==> 06-16: inputs <==
Design cpu_core, start of the top module:
module cpu_core(
    input clk,
    input rst,
	 output [5:0] pc_out,
	 input [15:0] instr_out,
	 input [15:0] mem_Data_in,
	 output mem_wr,
	 output mem_rd,
	 output [15:0] reg_Data_2,
	 output [5:0] data_mem_address
    );
clock: 8.75 ns
lec_check: 0
abc_area: 1
cap_margin: 20
cell_pad_in_sites_global_placement: 1
core_margin: 7
core_utilization: 40
cts_cluster_diameter: 219
gpl_routability_driven: 0
gpl_timing_driven: 0
hold_slack_margin: 0.05
max_routing_layer: met5
min_routing_layer: met2
place_density_lb_addon: 0.08
setup_slack_margin: 2.05
slew_margin: 25
tns_end_percent: 25
run.sh (not shown) runs the stock make flow with config.mk's settings and CLKGATE_MAP_FILE=.
==> 01-02: changes against 06-16 <==
==> flow/config.mk (replaced) <==
export PLATFORM = sky130hd
export DESIGN_NAME = cpu_core
export DESIGN_NICKNAME = cpu_core
export VERILOG_FILES = /design/flow/design.v
export SDC_FILE = /design/flow/constraint.sdc
export NUM_CORES = 4
export LEC_CHECK = 0
export CAP_MARGIN = 20
export CORE_MARGIN = 2
export CORE_UTILIZATION = 9
export SLEW_MARGIN = 20
==> flow/constraint.sdc (replaced) <==
create_clock -name core_clock -period 16.8 [get_ports {clk}]
set_input_delay 3.3600 -clock core_clock [delete_from_list [all_inputs] [get_ports {clk}]]
set_output_delay 3.3600 -clock core_clock [all_outputs]
set_load 0.01 [all_outputs]
==> summary of the runs <==
01-02 completed without violations. 06-16 failed in 5_1_grt (GRT-0232).
Between 06-16 and 01-02, the lower die area is in 06-16 (gap 75%, measured against 01-02).
In 01-02 the synthesized cell count is smaller than in 06-16, by 27%.
Of 01-02 and 06-16, 06-16 has the higher area after synthesis (gap 1.4%, measured against 06-16).
==> figures <==
Post-cts sizing count: 01-02 0; 06-16 556
DIE HEIGHT: 01-02 502 um; 06-16 252 um
Area leader share: 01-02 29.4%; 06-16 29.0%
Post-Synthesis Cells: 01-02 2583; 06-16 3558
Post-detailed-placement half-perimeter wirelength: 01-02 84.4 mm; 06-16 82.6 mm
Seq/Total Area, Yosys: 01-02 29.4%; 06-16 29.0%
Number of buffers added for setup after CTS: 01-02 0; 06-16 158
Avg Synthesized Cell Area: 01-02 8.63 um^2; 06-16 6.35 um^2
Adder-cell share of the synthesized area: 01-02 13.1%; 06-16 12.9%
Status: 01-02 no timing/DRC/antenna violations; 06-16 did not finish
Last stage reached: 01-02 -; 06-16 5_1_grt
Area fraction in mux cells: 01-02 8.83%; 06-16 0%
Setup slack at placement: 01-02 3.13 ns; 06-16 -2.72 ns

* * *

==> ember <==
cpu_core again, from the RTL that the note above started with.
// cpu_core
module cpu_core(
    input clk,
    input rst,
	 output [5:0] pc_out,
	 input [15:0] instr_out,
	 input [15:0] mem_Data_in,
	 output mem_wr,
	 output mem_rd,
	 output [15:0] reg_Data_2,
	 output [5:0] data_mem_address
    );
Settings: LEC_CHECK=0, ABC_AREA=1, CAP_MARGIN=20, CORE_ASPECT_RATIO=0.5, CORE_MARGIN=2, CORE_UTILIZATION=64, CTS_CLUSTER_DIAMETER=372, CTS_CLUSTER_SIZE=99, PLACE_DENSITY=0.38, SETUP_SLACK_MARGIN=1.23, SLEW_MARGIN=20; clock period 6.43 ns.
==> indigo (differences from ember) <==
- CORE_ASPECT_RATIO: 0.5 -> unset
- CORE_UTILIZATION: 64 -> 69
- CTS_CLUSTER_DIAMETER: 372 -> unset
- PLACE_DENSITY: 0.38 -> 0.37
- SETUP_SLACK_MARGIN: 1.23 -> unset
- TNS_END_PERCENT: unset -> 10
==> flow/constraint.sdc (replaced) <==
create_clock -name core_clock -period 9.14 [get_ports {clk}]
set_input_delay 1.8280 -clock core_clock [delete_from_list [all_inputs] [get_ports {clk}]]
set_output_delay 1.8280 -clock core_clock [all_outputs]
set_load 0.01 [all_outputs]
==> onyx (differences from ember) <==
- ABC_AREA: 1 -> unset
- CORE_ASPECT_RATIO: 0.5 -> unset
- CORE_UTILIZATION: 64 -> 70
- CTS_CLUSTER_DIAMETER: 372 -> 141
- CTS_CLUSTER_SIZE: 99 -> unset
- PLACE_DENSITY: 0.38 -> unset
- SETUP_SLACK_MARGIN: 1.23 -> -0.56
- TNS_END_PERCENT: unset -> 5
==> flow/constraint.sdc (replaced) <==
create_clock -name core_clock -period 7.83 [get_ports {clk}]
set_input_delay 1.5660 -clock core_clock [delete_from_list [all_inputs] [get_ports {clk}]]
set_output_delay 1.5660 -clock core_clock [all_outputs]
set_load 0.01 [all_outputs]
==> qor summary <==
	onyx	indigo	ember
Final setup skew	0.0429 ns	0.0155 ns	-
Comb/total area	52.3%	53.1%	-
Run status	finished with violations	finished with violations	stopped before the end
Last stage reached	-	-	global routing
Layout check failures	negative setup slack	negative setup slack	-
Most common cell type on the critical path	sky130_fd_sc_hd__ha_1	sky130_fd_sc_hd__nand2_1	-
Tightest Pin Transition	1.17 ns	1.27 ns	-
Required time reported for the critical path endpoint	6.26 ns	9.65 ns	-
Clock network power share	11.1%	13.3%	-
Portion of the layout cell area used by clock cells	3.27%	3.16%	-
Average vias per placed instance	7.44	6.26	-
Source of the worst register-to-register timing path	reg_file.reg_file[6][2]	reg_file.reg_file[4][3]	-
Count of cell instances traversed by the critical path	25	37	-
Setup fix buffers added after clock tree synthesis	6	0	230
DR WL met2	38300 um	38100 um	-
Via count	24900	27000	-
Final GP Congestion	1.24	1.27	1.12
Crit path setup slack, layout	-0.748 ns	-0.0170 ns	-
Antenna cell count	6	2	-
Power is estimated from default activity; no workload was simulated.
